== v42 ==
// LSTM
module LSTM(clk, Of, En, Ci, Cip, In, Ui, Uf, Uk, Uo, Wi, Wk, Wf, Wo, Vo, Bi, Bo, Bf, Bk, PrevH, Cout, Hout);
Size: roughly 2,400 cells after synthesis, ~32 flip-flops, about 150 I/O pins, roughly 0.017 sq mm of cells after synthesis.
==> flow/config.mk <==
export PLATFORM = sky130hd
export DESIGN_NAME = LSTM
export DESIGN_NICKNAME = LSTM
export VERILOG_FILES = /design/flow/design.v
export SDC_FILE = /design/flow/constraint.sdc
export NUM_CORES = 4
export LEC_CHECK = 0
export ABC_AREA = 1
export CAP_MARGIN = 40
export CORE_MARGIN = 2
export CORE_UTILIZATION = 72
export CTS_CLUSTER_DIAMETER = 166
export CTS_CLUSTER_SIZE = 100
export PLACE_DENSITY = 0.4
export SETUP_SLACK_MARGIN = -1.93
export SLEW_MARGIN = 20
export TNS_END_PERCENT = 5
==> flow/constraint.sdc <==
create_clock -name core_clock -period 24.5 [get_ports {clk}]
set_input_delay 4.9000 -clock core_clock [delete_from_list [all_inputs] [get_ports {clk}]]
set_output_delay 4.9000 -clock core_clock [all_outputs]
set_load 0.01 [all_outputs]
run.sh (not shown) runs the stock make flow with config.mk's settings and CLKGATE_MAP_FILE=.
No crash in v42: every stage finished, but the layout fails its final checks due to setup timing.
Here is what was changed in the inputs of v22 compared with v42.
# v42
export LEC_CHECK = 0
export ABC_AREA = 1
export CAP_MARGIN = 40
export CORE_MARGIN = 2
export CORE_UTILIZATION = 72
export CTS_CLUSTER_DIAMETER = 166
export CTS_CLUSTER_SIZE = 100
export PLACE_DENSITY = 0.4
export SETUP_SLACK_MARGIN = -1.93
export SLEW_MARGIN = 20
export TNS_END_PERCENT = 5
create_clock -name core_clock -period 24.5 [get_ports {clk}]
# v22
export LEC_CHECK = 0
export ABC_AREA = 1
export CAP_MARGIN = 20
export CORE_MARGIN = 2
export CORE_UTILIZATION = 72
export CTS_CLUSTER_DIAMETER = 236
export PLACE_DENSITY = 0.81
export SLEW_MARGIN = 20
create_clock -name core_clock -period 37.1 [get_ports {clk}]
Findings:
Every stage of v22 finished as expected; the final checks, on the other hand, flagged setup timing, which means the layout fails.
Comparing v42 and v22, via count is higher on v42.
The core of v22 is less densely filled than that of v42.
Comparing v42 and v22, area growth from synthesis to layout is lower on v22.
[compare] base=v42 new=v22: sum of routed wire length over all layers went down by 3.2%, wire length of the first global-routing pass went down by about 4.3%, sequential fraction of total cell area was more or less identical, ratio of final minimum period to clock period went down by 36 points.
Input-level comparison between v13 and v22:
# v22
export LEC_CHECK = 0
export ABC_AREA = 1
export CAP_MARGIN = 20
export CORE_MARGIN = 2
export CORE_UTILIZATION = 72
export CTS_CLUSTER_DIAMETER = 236
export PLACE_DENSITY = 0.81
export SLEW_MARGIN = 20
create_clock -name core_clock -period 37.1 [get_ports {clk}]
# v13
export LEC_CHECK = 0
export CAP_MARGIN = 20
export CORE_MARGIN = 2
export CORE_UTILIZATION = 35
export SLEW_MARGIN = 20
create_clock -name core_clock -period 63.1 [get_ports {clk}]
==> results <==
- The final layout from v13, which completed every stage, passed the timing, DRC and antenna checks at the end of the flow.
- Largest fanout of any net on the critical path was higher in the run labelled v13.
- v13 against v22: buffering stage count on the worst path with inverters included comparable; number of cells produced by synthesis now smaller.
- Going from v22 to v13, wire length of the first global-routing pass shrinks by 7.2%.
- Summary of v13 over v22: clock-buffer cell count picked up an extra 1, count of placed standard cells including taps lost 418, sum of routed wire length over all layers lost about 8%.
- Via count (v13 / v22): 0.77

* * *

Setup of job 7370:
LSTM again, from the RTL that the note above started with.
Design LSTM, start of the top module:
module LSTM(clk, Of, En, Ci, Cip, In, Ui, Uf, Uk, Uo, Wi, Wk, Wf, Wo, Vo, Bi, Bo, Bf, Bk, PrevH, Cout, Hout);
export LEC_CHECK = 0
export ABC_AREA = 1
export CAP_MARGIN = 20
export CORE_MARGIN = 2
export CORE_UTILIZATION = 71
export CTS_CLUSTER_DIAMETER = 235
export CTS_CLUSTER_SIZE = 33
export MAX_ROUTING_LAYER = met4
export PLACE_DENSITY = 0.37
export SETUP_SLACK_MARGIN = 5.0
export SLEW_MARGIN = 20
export TNS_END_PERCENT = 5
create_clock -name core_clock -period 25.5 [get_ports {clk}]
Ran to the end and failed final checks on setup timing: job 7370.
## Diff of input files: job 9733 against job 7370
Settings: ABC_AREA: 1 -> unset; SETUP_SLACK_MARGIN: 5.0 -> unset; CTS_CLUSTER_DIAMETER: 235 -> unset; PLACE_DENSITY: 0.37 -> unset; the clock period (ns, I/O delays scaled along): 25.5 -> 36.8.
## What came out
Job 9733 reports a lower synthesized instance count than job 7370 does. Job 9733 — layout buffering overhead excluding clock cells 0.16 points lower, job 7370 as reference. Job 9733: relative max-transition margin 22 points below job 7370. The layout from job 7370, despite a flow that completed every stage, fails the layout checks, with the failing checks listed as setup timing. STATUS run=job 9733 STAGES=ALL_DONE FINAL_CHECKS=FAILED CAUSE=setup timing. Job 9733 against job 7370: final-layout setup total negative slack went up by 49.67 ns; sum of overflow across all layers after global routing was more or less identical; share of the core filled with cells in the final layout went up by 0.44 points; sequential element share of the synthesized area went up by 0.33 points. Met1 layer usage reported by global route: job 9733 < job 7370. Job 9733: number of filler cells placed in the layout is 14% lower than what job 7370 reported. [compare] base=job 7370 new=job 9733: quantity of hold-fixing buffers added after cts held.
Input changes introduced in job 7954 (baseline for comparison: job 9733):
Settings: CTS_CLUSTER_SIZE: 33 -> unset; MAX_ROUTING_LAYER: met4 -> unset; CORE_UTILIZATION: 71 -> 58; the clock period (ns, I/O delays scaled along): 36.8 -> 36.7.
Job 7954 -> stages 100% | layout checks FAIL | setup timing. Number of multi-input logic gates: job 9733 vs job 7954 identical.
> inputs changed (job 7954 -> job 6915)
Settings: changing CORE_UTILIZATION from 58 to 36; removing TNS_END_PERCENT (formerly 5); changing the clock period (ns, I/O delays scaled along) from 36.7 to 44.2.
### Flow results
Taking job 7954 as the reference, in job 6915 smallest hold slack saw an increase, fraction of area in clock buffers and inverters comparable, post-CTS clock slew at the launch and capture registers of the worst setup and hold paths did not really move, utilization saw a decrease, non-clock buffer count fell by 17%. Job 6915 went all the way through synthesis, placement and routing and the layout is clean on timing, DRC and antenna. Changes observed in job 6915 relative to job 7954: global-route usage decreased by 8.4 points relative to the old numbers, global-route wire length before repair increased by about 6% relative to the old numbers, first-iteration DRC count increased by about 6% relative to the old numbers.
[inputs] job 322 vs job 6915
Settings: an added TNS_END_PERCENT of 80; a change of CORE_UTILIZATION from 36 to 68; an added GPL_ROUTABILITY_DRIVEN of 0; a change of the clock period (ns, I/O delays scaled along) from 44.2 to 45.0.
### Flow results
- Job 322 finished every step from synthesis to the final layout, and the layout passed the timing, DRC and antenna checks.
- Against job 6915, job 322 reports a arrival time at the worst endpoint that is higher.
- Changes observed in job 322 relative to job 6915: final net count now sits lower; final cycle utilization of the critical path now sits lower.
- Area added between synthesis and finish delta for job 322 relative to job 6915: 2.9 points lower

* * *

## the reference run
Starting RTL as in the previous note.
clock: 24.4 ns
lec_check: 0
cap_margin: 30
cell_pad_in_sites_detail_placement: 2
cell_pad_in_sites_global_placement: 0
core_margin: 5
core_utilization: 66
cts_cluster_diameter: 325
gpl_routability_driven: 0
gpl_timing_driven: 1
place_density_lb_addon: 0.28
setup_slack_margin: 5.0
slew_margin: 20
tns_end_percent: 10
In the summary table, the reference run is marked failed, with error DPL-0033 raised in detailed placement.
Setup changes, the reference run to the trial run
- CAP_MARGIN changed from 30 to 20
- CORE_UTILIZATION changed from 66 to 65
- CORE_MARGIN changed from 5 to 2
- TNS_END_PERCENT removed (was 10)
- PLACE_DENSITY_LB_ADDON removed (was 0.28)
- GPL_ROUTABILITY_DRIVEN removed (was 0)
- CTS_CLUSTER_DIAMETER removed (was 325)
- SETUP_SLACK_MARGIN removed (was 5.0)
- GPL_TIMING_DRIVEN removed (was 1)
- CELL_PAD_IN_SITES_GLOBAL_PLACEMENT removed (was 0)
- CELL_PAD_IN_SITES_DETAIL_PLACEMENT removed (was 2)
- the clock period (ns, I/O delays scaled along) changed from 24.4 to 36.7
Findings:
Nothing crashed in the trial run and all stages finished; the problem is that the final layout failed, the offending checks being setup timing.
Comparing the trial run against the reference run, there is no change at all in chip area from the yosys synthesis statistics.
The trial run vs the reference run — horizontal die size dropped about 3%.
Comparing the reference run with the trial run, the synthesized area came out essentially unchanged.
Total I/O pin count: the trial run vs the reference run identical
The reference run and the trial run ended up with roughly the same simple-gate share of the synthesized area.
The reference run -> the trial run: number of cells in the yosys synthesis report delta 0, exact match
Diff the trial run and the reference run: chip height higher in the reference run
The trial run vs the reference run on core utilization before placement: the trial run is the lower one.
Die area | the trial run < the reference run
Across both runs, standard cell core area was higher for the trial run than for the reference run.

* * *

Setup of run A:
LSTM again, from the RTL that the note above started with.
clock: 25.5 ns
lec_check: 0
abc_area: 1
cap_margin: 20
core_margin: 2
core_utilization: 71
cts_cluster_diameter: 235
cts_cluster_size: 72
hold_slack_margin: -0.08
max_routing_layer: met4
place_density: 0.37
setup_slack_margin: 5.0
slew_margin: 20
tns_end_percent: 5
Every stage of run A finished as expected; the final checks, on the other hand, flagged setup timing, which means the layout fails.
Inputs modified between run A and run B:
- removing CTS_CLUSTER_SIZE (formerly 72)
- removing SETUP_SLACK_MARGIN (formerly 5.0)
- changing CORE_UTILIZATION from 71 to 40
- removing CTS_CLUSTER_DIAMETER (formerly 235)
- removing ABC_AREA (formerly 1)
- removing TNS_END_PERCENT (formerly 5)
- removing HOLD_SLACK_MARGIN (formerly -0.08)
- removing MAX_ROUTING_LAYER (formerly met4)
- removing PLACE_DENSITY (formerly 0.37)
- changing the clock period (ns, I/O delays scaled along) from 25.5 to 45.0
==> comparison <==
- Run B ended with every stage complete and zero timing, DRC or antenna violations.
- In[3] as the start point of the critical path was reported by run A, and In[2] by run B.
- From run A to run B the numbers moved as follows: synthesized area decreased about 8%, clock skew level, insertion delay to the later sink of the worst-skew pair stayed essentially flat.
Changes in run C relative to run B:
- putting HOLD_SLACK_MARGIN at 0.28 where nothing was set
- swapping 40 for 59 in CORE_UTILIZATION
- putting GPL_ROUTABILITY_DRIVEN at 0 where nothing was set
- putting TNS_END_PERCENT at 5 where nothing was set
- putting CTS_CLUSTER_SIZE at 100 where nothing was set
### Flow results
Diff run C..run B | clock network latency to the later pin of the worst-skew pair | negligible. [run C] met1 capacity usage during global routing rose 12 points relative to run B. Run C vs. run B: summed area of non-filler cells in the final layout shrank by about 1.7%. Result: PASS for each of run C and run B.

* * *

Starting RTL as in the previous note.
export LEC_CHECK = 0
export ABC_AREA = 1
export CAP_MARGIN = 20
export CELL_PAD_IN_SITES_DETAIL_PLACEMENT = 1
export CELL_PAD_IN_SITES_GLOBAL_PLACEMENT = 1
export CORE_ASPECT_RATIO = 1.57
export CORE_MARGIN = 2
export CORE_UTILIZATION = 17
export CTS_CLUSTER_DIAMETER = 368
export CTS_CLUSTER_SIZE = 70
export GPL_ROUTABILITY_DRIVEN = 0
export MAX_ROUTING_LAYER = met4
export MIN_ROUTING_LAYER = met1
export SETUP_SLACK_MARGIN = 5.0
export SLEW_MARGIN = 20
create_clock -name core_clock -period 65.7 [get_ports {clk}]
The starting point completed without violations.
Edit:
Settings changed: ABC_AREA 1 to 0, CELL_PAD_IN_SITES_DETAIL_PLACEMENT 1 to 0, CORE_ASPECT_RATIO 1.57 to unset, CORE_UTILIZATION 17 to 51, CTS_CLUSTER_DIAMETER 368 to 334, CTS_CLUSTER_SIZE 70 to 99, HOLD_SLACK_MARGIN set to -0.07, MAX_ROUTING_LAYER met4 to unset, PLACE_DENSITY set to 0.5, SETUP_SLACK_MARGIN 5.0 to unset, TNS_END_PERCENT set to 5.
Outcome: Setup slack gets better by 0.45 ns. Critical path depth shrinks by 1. Design area goes down by 12%. Clock skew drops by 0.0047 ns. Non-clock buffer count does not change.
Edit:
Settings changed: ABC_AREA 0 to 1, CAP_MARGIN 20 to 40, CELL_PAD_IN_SITES_DETAIL_PLACEMENT 0 to 1, CELL_PAD_IN_SITES_GLOBAL_PLACEMENT 1 to 2, CORE_ASPECT_RATIO set to 1.57, CORE_MARGIN 2 to 8, CORE_UTILIZATION 51 to 25, CTS_CLUSTER_DIAMETER 334 to 368, CTS_CLUSTER_SIZE 99 to 70, HOLD_SLACK_MARGIN -0.07 to unset, MAX_ROUTING_LAYER set to met4, MIN_ROUTING_LAYER met1 to met2, PLACE_DENSITY 0.5 to unset, SETUP_SLACK_MARGIN set to 5.0, TNS_END_PERCENT 5 to unset.
=> Synthesized area is higher by a little under a tenth. Wire length rose by well over a third. Cell area went up by roughly a tenth. Global-route usage stays flat. Via count goes up by well over a third. Setup slack degrades by 0.25 ns. Sequential share of layout area came out lower by 0.35 points. Clock-buffer cell count does not change.
Edit:
Settings changed: CAP_MARGIN 40 to 20, CELL_PAD_IN_SITES_GLOBAL_PLACEMENT 2 to 1, CORE_UTILIZATION 25 to 17.
Effect: Design area is higher by 3.0%. Worst setup slack is worse by 0.34 ns. Wire length went up by about 2.4%. Global-route usage falls by 6.8 points. Fmax goes down by 0.61%. Die size is higher by 44%. Hold slack gets better by 0.082 ns.
Edit:
Settings changed: ABC_AREA 1 to 0, CAP_MARGIN 20 to 5, CELL_PAD_IN_SITES_DETAIL_PLACEMENT 1 to 0, CORE_ASPECT_RATIO 1.57 to 1.74, CORE_MARGIN 8 to 2, CORE_UTILIZATION 17 to 51, CTS_CLUSTER_DIAMETER 368 to 334, CTS_CLUSTER_SIZE 70 to 99, HOLD_SLACK_MARGIN set to 0.27, MAX_ROUTING_LAYER met4 to unset, MIN_ROUTING_LAYER met2 to met1, PLACE_DENSITY set to 0.5, SETUP_SLACK_MARGIN 5.0 to unset, SLEW_MARGIN 20 to 5, TNS_END_PERCENT set to 5.
The changed run produced a clean layout.
Core utilization is higher by 38 points.
Design area is lower by 12%.
First-iteration DRC count is lower by 85%.
Die area is lower by 71%.

* * *

Setup of job 101:
LSTM again, from the RTL that the note above started with.
## LSTM
module LSTM(clk, Of, En, Ci, Cip, In, Ui, Uf, Uk, Uo, Wi, Wk, Wf, Wo, Vo, Bi, Bo, Bf, Bk, PrevH, Cout, Hout);
make LEC_CHECK=0 CAP_MARGIN=20 CELL_PAD_IN_SITES_DETAIL_PLACEMENT=2 CELL_PAD_IN_SITES_GLOBAL_PLACEMENT=0 CORE_MARGIN=2 CORE_UTILIZATION=66 CTS_CLUSTER_DIAMETER=325 GPL_ROUTABILITY_DRIVEN=0 GPL_TIMING_DRIVEN=1 PLACE_DENSITY=0.64 SETUP_SLACK_MARGIN=5.0 SLEW_MARGIN=20 TNS_END_PERCENT=10 finish   # period 24.4 ns
Status(job 101) = ERROR, stage = detailed placement (3_5_place_dp)
Input-level comparison between job 102 and job 101:
Settings: GPL_ROUTABILITY_DRIVEN no longer set, was 0; PLACE_DENSITY no longer set, was 0.64; CELL_PAD_IN_SITES_GLOBAL_PLACEMENT no longer set, was 0; SETUP_SLACK_MARGIN no longer set, was 5.0; CTS_CLUSTER_DIAMETER no longer set, was 325; CELL_PAD_IN_SITES_DETAIL_PLACEMENT no longer set, was 2; ABC_AREA now 1, previously not set; CORE_UTILIZATION now 68, was 66; TNS_END_PERCENT no longer set, was 10; GPL_TIMING_DRIVEN no longer set, was 1; the clock period (ns, I/O delays scaled along) now 34.6, was 24.4.
### Flow results
Looking at post-synthesis cell count from yosys across job 101 and job 102, the one that comes out higher is job 102.
STATUS run=job 102 STAGES=ALL_DONE FINAL_CHECKS=FAILED CAUSE=setup timing
Job 101 → job 102: gate count after technology mapping now larger, synthesized area divided by synthesized cell count now smaller, summed standard-cell area reported by yosys now larger.
Here is what was changed in the inputs of job 103 compared with job 102.
Settings: CTS_CLUSTER_SIZE newly set to 97; ABC_AREA removed (was 1); PLACE_DENSITY newly set to 0.37; the clock period (ns, I/O delays scaled along) changed from 34.6 to 41.1.
==> results <==
- To summarise job 103: no stage aborted, but the layout did not pass its checks, failing on setup timing.
- The post-CTS setup-driven buffer insertion count number comes out lower for job 102 vs job 103.
- Job 103 against job 102: number of stages on the worst setup path shows a reduction of 2, number of placed instances, taps included shows a reduction of about 24%, maximum clock path buffer count held steady.
- Between job 102 and job 103, post-synthesis share of cell area spent on and, or, nand and nor gates decreased.
- Changes observed in job 103 relative to job 102: area of the synthesized netlist per yosys stat moved down, detailed-route wire length on metal 1 moved down.
- Against job 102, the final cell area of job 103 is lower.
- When job 103 is measured against job 102, its chip width turns out about 4% lower.
Relative to job 103, the following input files were edited for job 104:
Settings: PLACE_DENSITY no longer set, was 0.37; CORE_UTILIZATION now 40, was 68; CTS_CLUSTER_SIZE no longer set, was 97; the clock period (ns, I/O delays scaled along) now 44.2, was 41.1.
Results
Out of job 103 and job 104, the only run to close with the timing, DRC and antenna checks passing was job 104. Compared with job 103, area enclosed by the die boundary in job 104 increased by more than half. When job 104 is set beside job 103, its fraction of standard cell area in multi-input logic turns out to be 1.3 points smaller. Against job 103, job 104 comes in 130% higher on total of fill cells in the finished design. The period utilization reported for job 104 is smaller than that of job 103 by 4.5 points.
